Setup of branch zinc:
## ALU_TOP
module ALU_TOP 
#( parameter OP_DATA_WIDTH = 16 ,
             Arith_OUT_WIDTH = OP_DATA_WIDTH + OP_DATA_WIDTH ,            
             Logic_OUT_WIDTH = OP_DATA_WIDTH ,
             Shift_OUT_WIDTH = OP_DATA_WIDTH ,
             CMP_OUT_WIDTH = 3 
)
(
input  wire [OP_DATA_WIDTH-1:0]    A   ,
input  wire [OP_DATA_WIDTH-1:0]    B   ,
input  wire [3:0]                  ALU_FUNC ,
input  wire                        CLK ,
output wire [Arith_OUT_WIDTH-1:0]  Arith_OUT,
output wire                        Carry_OUT,
output wire                        Arith_Flag,
output wire [Logic_OUT_WIDTH-1:0]  Logic_OUT,
output wire                        Logic_Flag,
output wire [Shift_OUT_WIDTH-1:0]  Shift_OUT,
output wire                        Shift_Flag,
output wire [CMP_OUT_WIDTH-1:0]    CMP_OUT,
output wire                        CMP_Flag
);
Size: about 4500 cells after synthesis, ~70 flip-flops, ~34000 µm² of cells after synthesis.
make LEC_CHECK=0 CAP_MARGIN=0 CORE_MARGIN=2 CORE_UTILIZATION=72 CTS_CLUSTER_DIAMETER=239 CTS_CLUSTER_SIZE=38 HOLD_SLACK_MARGIN=-0.02 MAX_ROUTING_LAYER=met4 MIN_ROUTING_LAYER=met1 PLACE_DENSITY=0.63 SETUP_SLACK_MARGIN=0.1 SLEW_MARGIN=20 TNS_END_PERCENT=80 finish   # period 95.5 ns
run.sh (not shown) runs the stock make flow with config.mk's settings and CLKGATE_MAP_FILE=.
branch zinc never completed, since it errored out during 5_1_grt.
## Diff of input files: branch harbor against branch zinc
- clearing TNS_END_PERCENT, which used to be 80
- clearing SETUP_SLACK_MARGIN, which used to be 0.1
- swapping 0 for 20 in CAP_MARGIN
- swapping 72 for 70 in CORE_UTILIZATION
- clearing HOLD_SLACK_MARGIN, which used to be -0.02
- clearing MIN_ROUTING_LAYER, which used to be met1
- clearing PLACE_DENSITY, which used to be 0.63
- clearing CTS_CLUSTER_DIAMETER, which used to be 239
- clearing CTS_CLUSTER_SIZE, which used to be 38
- swapping 95.5 for 87.3 in the clock period (ns, I/O delays scaled along)
==> results <==
- Taking branch zinc as the reference point, the number of cell rows of branch harbor rises by 1.
- Compared with branch zinc, detailed placer's ending HPWL in branch harbor increased by more than a quarter.
- Core utilization before placement came out lower on branch harbor than on branch zinc.
- In the summary table, branch harbor is marked failed, with error DPL-0038 raised in 4_1_cts.
- Compared with branch zinc, height of the die in branch harbor increased slightly.
- Diff branch zinc -> branch harbor: total instance count after detailed placement went up by 16%, die size went up, placed instance area +17%.

== oak ==
Starting RTL as in the previous note.
Design ALU_TOP, start of the top module:
module ALU_TOP 
#( parameter OP_DATA_WIDTH = 16 ,
             Arith_OUT_WIDTH = OP_DATA_WIDTH + OP_DATA_WIDTH ,            
             Logic_OUT_WIDTH = OP_DATA_WIDTH ,
             Shift_OUT_WIDTH = OP_DATA_WIDTH ,
             CMP_OUT_WIDTH = 3 
)
(
input  wire [OP_DATA_WIDTH-1:0]    A   ,
input  wire [OP_DATA_WIDTH-1:0]    B   ,
input  wire [3:0]                  ALU_FUNC ,
input  wire                        CLK ,
output wire [Arith_OUT_WIDTH-1:0]  Arith_OUT,
output wire                        Carry_OUT,
output wire                        Arith_Flag,
output wire [Logic_OUT_WIDTH-1:0]  Logic_OUT,
output wire                        Logic_Flag,
output wire [Shift_OUT_WIDTH-1:0]  Shift_OUT,
output wire                        Shift_Flag,
output wire [CMP_OUT_WIDTH-1:0]    CMP_OUT,
output wire                        CMP_Flag
);
wire                  CMP_enable ;
wire                  Shift_enable ;
wire                  Logic_enable ;
wire                  Arith_enable ;
Decoder U0 (
.IN(ALU_FUNC[3:2]),
.OUT({Shift_enable,CMP_enable,Logic_enable,Arith_enable})
);
ARITHMETIC_UNIT # ( .IN_DATA_WIDTH(OP_DATA_WIDTH), .OUT_DATA_WIDTH(Arith_OUT_WIDTH)) U0_ARITHMETIC_UNIT (
.A(A),
.B(B),
.ALU_FUNC(ALU_FUNC[1:0]),
.CLK(CLK),
.Arith_enable(Arith_enable),
.Arith_OUT(Arith_OUT),
.Carry_OUT(Carry_OUT),
.Arith_Flag(Arith_Flag)
);
LOGIC_UNIT # ( .IN_DATA_WIDTH(OP_DATA_WIDTH), .OUT_DATA_WIDTH(Logic_OUT_WIDTH)) U0_LOGIC_UNIT (
.A(A),
.B(B),
.ALU_FUNC(ALU_FUNC[1:0]),
.CLK(CLK),
.Logic_enable(Logic_enable),
.Logic_OUT(Logic_OUT),
.Logic_Flag(Logic_Flag)
);
SHIFT_UNIT # ( .IN_DATA_WIDTH(OP_DATA_WIDTH), .OUT_DATA_WIDTH(Shift_OUT_WIDTH)) U0_SHIFT_UNIT (
.A(A),
.B(B),
.ALU_FUNC(ALU_FUNC[1:0]),
.CLK(CLK),
.Shift_enable(Shift_enable),
.Shift_OUT(Shift_OUT),
.Shift_Flag(Shift_Flag)
);
CMP_UNIT # ( .IN_DATA_WIDTH(OP_DATA_WIDTH), .OUT_DATA_WIDTH(CMP_OUT_WIDTH)) U0_CMP_UNIT (
.A(A),
.B(B),
.ALU_FUNC(ALU_FUNC[1:0]),
.CLK(CLK),
.CMP_enable(CMP_enable),
.CMP_OUT(CMP_OUT),
.CMP_Flag(CMP_Flag)
);
endmodule
==> flow/config.mk <==
export PLATFORM = sky130hd
export DESIGN_NAME = ALU_TOP
export DESIGN_NICKNAME = ALU_TOP
export VERILOG_FILES = /design/flow/design.v
export SDC_FILE = /design/flow/constraint.sdc
export NUM_CORES = 4
export LEC_CHECK = 0
export ABC_AREA = 1
export CAP_MARGIN = 20
export CORE_MARGIN = 2
export CORE_UTILIZATION = 72
export CTS_CLUSTER_DIAMETER = 395
export CTS_CLUSTER_SIZE = 98
export PLACE_DENSITY_LB_ADDON = 0.0
export SLEW_MARGIN = 20
==> flow/constraint.sdc <==
create_clock -name core_clock -period 142.0 [get_ports {CLK}]
set_input_delay 28.4000 -clock core_clock [delete_from_list [all_inputs] [get_ports {CLK}]]
set_output_delay 28.4000 -clock core_clock [all_outputs]
set_load 0.01 [all_outputs]
The flow did not stop early for oak: all stages ran, and the layout cleared the timing, design-rule and antenna checks.
Changes in birch relative to oak:
-- flow/config.mk --
<<< oak, line 12
export CTS_CLUSTER_DIAMETER = 395
export CTS_CLUSTER_SIZE = 98
export PLACE_DENSITY_LB_ADDON = 0.0
>>> birch, line 12
export CTS_CLUSTER_DIAMETER = 247
export CTS_CLUSTER_SIZE = 99
export PLACE_DENSITY = 0.39
==> flow/constraint.sdc <==
create_clock -name core_clock -period 97.8 [get_ports {CLK}]
set_input_delay 19.5600 -clock core_clock [delete_from_list [all_inputs] [get_ports {CLK}]]
set_output_delay 19.5600 -clock core_clock [all_outputs]
set_load 0.01 [all_outputs]
==> comparison <==
Diff oak -> birch | first-iteration DRC count | increase of 593. | wire length | lower: oak |. Going from oak to birch, count of non-filler cells in the finished layout rose by about 5%, count of buffers not belonging to the clock network in the layout rose by 311. birch ends up with a number of buffers added for setup after CTS that is 20 higher than in oak. Sum of net half-perimeters after detailed placement went up by a few percent going from oak to birch. NOTE critical path depth in cells oak->birch increased slightly.
